## job 101
==> flow/design.v (excerpt) <==
module uart_top #(
    parameter   OPERAND_WIDTH = 512,
    parameter   ADDER_WIDTH   = 128,
    parameter   NBYTES        = OPERAND_WIDTH / 8,  
    parameter   CLK_FREQ      = 125_000_000,
    parameter   BAUD_RATE     = 7_812_500    
  )  
  (
    input   wire   iClk, iRst,
    input   wire   iRx,
    output  wire   oTx
  );
For scale: ~13000 cells after synthesis, ~4 I/O pins, roughly 120000 um2 of cells after synthesis.
make LEC_CHECK=0 CAP_MARGIN=5 CORE_MARGIN=2 CORE_UTILIZATION=40 CTS_CLUSTER_DIAMETER=157 GPL_TIMING_DRIVEN=0 MIN_ROUTING_LAYER=met1 PLACE_DENSITY=0.83 SETUP_SLACK_MARGIN=0.38 SLEW_MARGIN=20 finish   # period 5.09 ns
run.sh (not shown) runs the stock make flow with config.mk's settings and CLKGATE_MAP_FILE=.
--- input diff job 101..job 102 ---
- an added GPL_ROUTABILITY_DRIVEN of 0
- a change of CORE_UTILIZATION from 40 to 31
- an added ABC_AREA of 1
- a change of MIN_ROUTING_LAYER from met1 to met2
- a change of CTS_CLUSTER_DIAMETER from 157 to 347
[summary]
Job 102 failed in 5_1_grt with GRT-0232. On die outline width: between job 102 and job 101, it ends up lower for job 101. When job 102 is set beside job 101, its cell area after synthesis turns out to be 1600 um2 smaller. Comparing job 101 against job 102, there is no change at all in total number of clock tree sinks. Relative to job 101, the chip area in the Yosys report measured on job 102 has decreased slightly. Looking only at synthesized instance count, and setting everything else aside, the lower value of job 102 and job 101 goes to job 101. AND-OR/OR-AND share of the synthesized area for job 102: 2.5 points up relative to job 101. Net count entering floorplan, job 102 vs job 101: up by a little under 10%. On post-detailed-placement half-perimeter wirelength: between job 102 and job 101, it ends up lower for job 101.
Changes in job 103 relative to job 102:
- GPL_TIMING_DRIVEN removed (was 0)
- GPL_ROUTABILITY_DRIVEN removed (was 0)
- PLACE_DENSITY removed (was 0.83)
- ABC_AREA removed (was 1)
- CTS_CLUSTER_DIAMETER removed (was 347)
- CORE_UTILIZATION changed from 31 to 70
- MIN_ROUTING_LAYER removed (was met2)
- CAP_MARGIN changed from 5 to 20
- SETUP_SLACK_MARGIN changed from 0.38 to 0.89
- the clock period (ns, I/O delays scaled along) changed from 5.09 to 3.55
--- outcome ---
Job 102: it failed with a tool error in 5_1_grt, so there are no final results.
STATUS run=job 103 STAGES=ALL_DONE FINAL_CHECKS=FAILED CAUSE=negative setup slack
Summary of the comparison: post-synthesis mux area share is higher in job 103, relative to job 102.
Re number of buffers inserted for hold repair after clock tree synthesis: no difference whatsoever between job 102 and job 103.
[compare] base=job 102 new=job 103: net count after synthesis saw a decrease; xor/xnor cell area share of the yosys netlist went up 0.42 points.
Job 102 → job 103: total cell area reported by yosys after synthesis now larger; chip area now smaller.
diff inputs: job 103 => job 104
- putting CTS_CLUSTER_DIAMETER at 117 where nothing was set
- swapping 70 for 72 in CORE_UTILIZATION
- clearing SETUP_SLACK_MARGIN, which used to be 0.89
- swapping 3.55 for 3.53 in the clock period (ns, I/O delays scaled along)
[summary]
- To summarise job 104: no stage aborted, but the layout did not pass its checks, failing on negative setup slack.
- Job 104: required time reported for the critical path endpoint 20 ps below job 103
- Of the two values seen for critical path startpoint, MP_ADDER_INST.regA_Q[21] was produced by job 103 and MP_ADDER_INST.regB_Q[73] by job 104.
- Job 104 vs job 103 on final core utilization: job 104 is the higher one.
- Between job 104 and job 103, wire length reported by the detailed router is higher for job 104, job 103 comes in under that.
- Sort job 104 and job 103 by register share of the cell area, ascending, and job 103 comes first.
- For final-layout clock-cell area share, job 104 and job 103 come out practically identical.
- Compared with job 103, in job 104 global-route wire length before repair saw an increase, cell area after layout now smaller, die footprint went down 4800 um2, maximum achievable frequency went down by about 0.45%, total buffers and inverters traversed by the critical path lost 3.
- Job 104 vs job 103: routed length on met2 up by a few percent
Inputs modified between job 104 and job 105:
- swapping 72 for 46 in CORE_UTILIZATION
- clearing CTS_CLUSTER_DIAMETER, which used to be 117
- swapping 3.53 for 4.2 in the clock period (ns, I/O delays scaled along)
[summary]
- Job 105 finished end to end and its layout was clean on timing, DRC and antenna.
- Compared with job 104, in job 105 final cell count has increased; fraction of synthesized cell area in xor and xnor cells has remained practically unchanged; post-route fraction of the period consumed by the critical path has decreased; non-clock buffer count has decreased.
- Job 105 vs. job 104: number of clock buffers in the layout rose by 82, die area rose by 56%.
- Shortest period the worst path allows: job 105 vs job 104 up 400 ps
- Of job 104 and job 105, the run reporting the lower signed area change from the synthesized netlist to the final layout was job 105.
- Side by side, number of iterations in the first detailed-routing pass turned out lower in job 105 than in job 104.
- Looking at path type of the worst min-delay path, the in2reg result is from job 105; the reg2reg one comes from job 104.

* * *

uart_top again, from the RTL that the note above started with.
clock: 5.7 ns
lec_check: 0
abc_area: 0
cap_margin: 20
core_margin: 7
core_utilization: 40
setup_slack_margin: 1.4
slew_margin: 20
tns_end_percent: 70
The first run went through all stages and came out clean.
Rerun with:
ABC_AREA = default   (was 0)
CORE_MARGIN = 2   (was 7)
CORE_UTILIZATION = 68   (was 40)
SETUP_SLACK_MARGIN = 1.14   (was 1.4)
TNS_END_PERCENT = default   (was 70)
clock period = 4.02 ns   (was 5.7 ns; I/O delays follow)
Effect: Clock skew is lower by 13 ps; utilization rises by 32 points; total power came out higher by 39%.

* * *

Setup of run 1:
Starting RTL as in the previous note.
clock: 2.33 ns
lec_check: 0
cap_margin: 0
core_aspect_ratio: 1.38
core_margin: 2
core_utilization: 72
cts_cluster_diameter: 71
cts_cluster_size: 11
hold_slack_margin: 0.3
place_density: 0.41
slew_margin: 25
tns_end_percent: 5
STATUS run=run 1 STAGES=ALL_DONE FINAL_CHECKS=FAILED CAUSE=setup timing
The inputs of run 2 differ from those of run 1 as listed below.
-- flow/config.mk --
<<< run 1, line 9
export CORE_ASPECT_RATIO = 1.38
>>> run 2, line 9
<<< run 1, line 12
export CTS_CLUSTER_DIAMETER = 71
>>> run 2, line 11
export CTS_CLUSTER_DIAMETER = 395
<<< run 1, line 16
export SLEW_MARGIN = 25
>>> run 2, line 15
export SETUP_SLACK_MARGIN = 0.53
export SLEW_MARGIN = 20
Results
Status for run 2 and run 1: no clean run. Every stage of run 1 finished as expected; the final checks, on the other hand, flagged setup timing, which means the layout fails. Tap cell count: run 2 > run 1. Looking at worst setup path endpoint, the MP_ADDER_INST.regResult[500] result is from run 2; the MP_ADDER_INST.regResult[492] one comes from run 1. Reported for run 2 and run 1, yosys stat chip area turned out identical to the last digit. The die area was comparable across run 2 and run 1. Compared with run 1, run 2 is hungrier on power.
The following lists how run 3 was set up differently from run 2:
-- flow/config.mk --
<<< run 2, line 8
export CAP_MARGIN = 0
>>> run 3, line 8
export CAP_MARGIN = 20
<<< run 2, line 11
export CTS_CLUSTER_DIAMETER = 395
>>> run 3, line 11
export CTS_CLUSTER_DIAMETER = 71
<<< run 2, line 13
export HOLD_SLACK_MARGIN = 0.3
>>> run 3, line 13
<<< run 2, line 15
export SETUP_SLACK_MARGIN = 0.53
>>> run 3, line 14
Results
- What the final checks of run 3 revealed, after a flow that finished every stage, was a layout that fails on setup timing.
- Cmp run 2 and run 3 / power density of the placed cells / lower: run 2
- Aggregate routed wire length: higher on run 3
- Measured against each other, run 2 and run 3 differ in worst setup slack, the higher figure coming from run 2.
Changes in run 4 relative to run 3:
-- flow/config.mk --
<<< run 3, line 11
export CTS_CLUSTER_DIAMETER = 71
export CTS_CLUSTER_SIZE = 11
export PLACE_DENSITY = 0.41
>>> run 4, line 11
export CTS_CLUSTER_DIAMETER = 117
--- outcome ---
Run 3 → run 4: longest individual stage delay on the worst path flat; count of clock-buffer cells in the layout up about 30%. On fraction of power spent switching nets: between run 4 and run 3, it ends up lower for run 4. Run 4 against run 3; total clock buffers created by CTS is down by a few percent. Layout checks on run 4: not met. Flow itself completed; violations: setup timing. Taking run 3 as the reference, in run 4 minimum setup slack in the final design climbed 0.042 ns; routed wire length climbed about 0.45%.

* * *

uart_top again, from the RTL that the note above started with.
clock: 5.34 ns
lec_check: 0
cap_margin: 20
core_margin: 2
core_utilization: 57
setup_slack_margin: -0.52
slew_margin: 20
tns_end_percent: 5
Edit:
Settings changed: CORE_UTILIZATION 57 to 40, SETUP_SLACK_MARGIN -0.52 to unset, TNS_END_PERCENT 5 to unset.
Clock period 5.34 ns to 4.2 ns, I/O delays scaled along.
Synthesized cell count is unchanged.
Design area climbs by 1.7%.
Count of clock-buffer cells in the layout drops by 2.
Edit:
Settings changed: CORE_UTILIZATION 40 to 44, SETUP_SLACK_MARGIN set to -0.03.
Clock period 4.2 ns to 3.51 ns, I/O delays scaled along.
=> Now the flow finished with negative setup slack left; critical path depth goes up by 1; clock power rose by 26%; routed wire length is higher by 7.8%; design area goes up by 2.6%; synthesized cell count does not change; die size goes down by 9.0%; area after synthesis does not change; first-iteration DRC count grows by 2.5%; global-route usage rose by 3.7 points.
Edit:
Settings changed: CORE_UTILIZATION 44 to 72, SETUP_SLACK_MARGIN -0.03 to 0.78.
Clock period 3.51 ns to 3.31 ns, I/O delays scaled along.
Outcome: The changed run finished but failed the layout checks on negative setup slack. Final area barely changes. Clock-buffer cell count came out lower by 54. Clock skew came out lower by 0.0073 ns. Combinational power came out higher by about 8%. Power came out higher by 2.1%. Cell count came out lower by 7.8%. Sequential cell count does not change. Die size came out lower by 39%. Critical path depth came out lower by 1. Via count came out higher by 6.5%. Area after synthesis does not change.

* * *

Starting RTL as in the previous note.
Settings: LEC_CHECK=0, CAP_MARGIN=20, CELL_PAD_IN_SITES_DETAIL_PLACEMENT=2, CORE_ASPECT_RATIO=1.0, CORE_MARGIN=2, CORE_UTILIZATION=17, CTS_CLUSTER_SIZE=33, PLACE_DENSITY_LB_ADDON=0.21, SLEW_MARGIN=40; clock period 6.81 ns.
Then changed:
Settings changed: CELL_PAD_IN_SITES_DETAIL_PLACEMENT 2 to default, CORE_ASPECT_RATIO 1.0 to default, CORE_UTILIZATION 17 to 66, CTS_CLUSTER_SIZE 33 to default, PLACE_DENSITY_LB_ADDON 0.21 to default, SLEW_MARGIN 40 to 20.
Clock period 6.81 ns to 6.94 ns, I/O delays scaled along.
After rerunning:
- final area came out lower by 8.4%
- critical path depth came out higher by 1
- synthesized area is unchanged
- routed wire length came out lower by 22%
- hold slack gets better by 0.025 ns
- clock power came out lower by 15%
Then changed:
Settings changed: CORE_UTILIZATION 66 to 72, SETUP_SLACK_MARGIN from default to -0.27.
Clock period 6.94 ns to 3.0 ns, I/O delays scaled along.
What happened: The changed run finished but failed the layout checks on setup timing. Routed wire length grows by 4.7%. Core utilization came out higher by 9.3 points. Combinational power grows to 2.7 times its value. Fmax rose by about 18%. Clock-buffer cell count came out lower by 18. Area after synthesis does not change. Final cell count climbs by about 2.2%.
Then changed:
Settings changed: SETUP_SLACK_MARGIN -0.27 to default.
Clock period 3.0 ns to 4.06 ns, I/O delays scaled along.
- This time the run went through all stages and came out clean
- die size stays the same
- via count climbs by 0.68%
- routed wire length is higher by 5.8%
- combinational power falls by 33%
- power drops by 26%
Power is estimated from default activity; no workload was simulated.
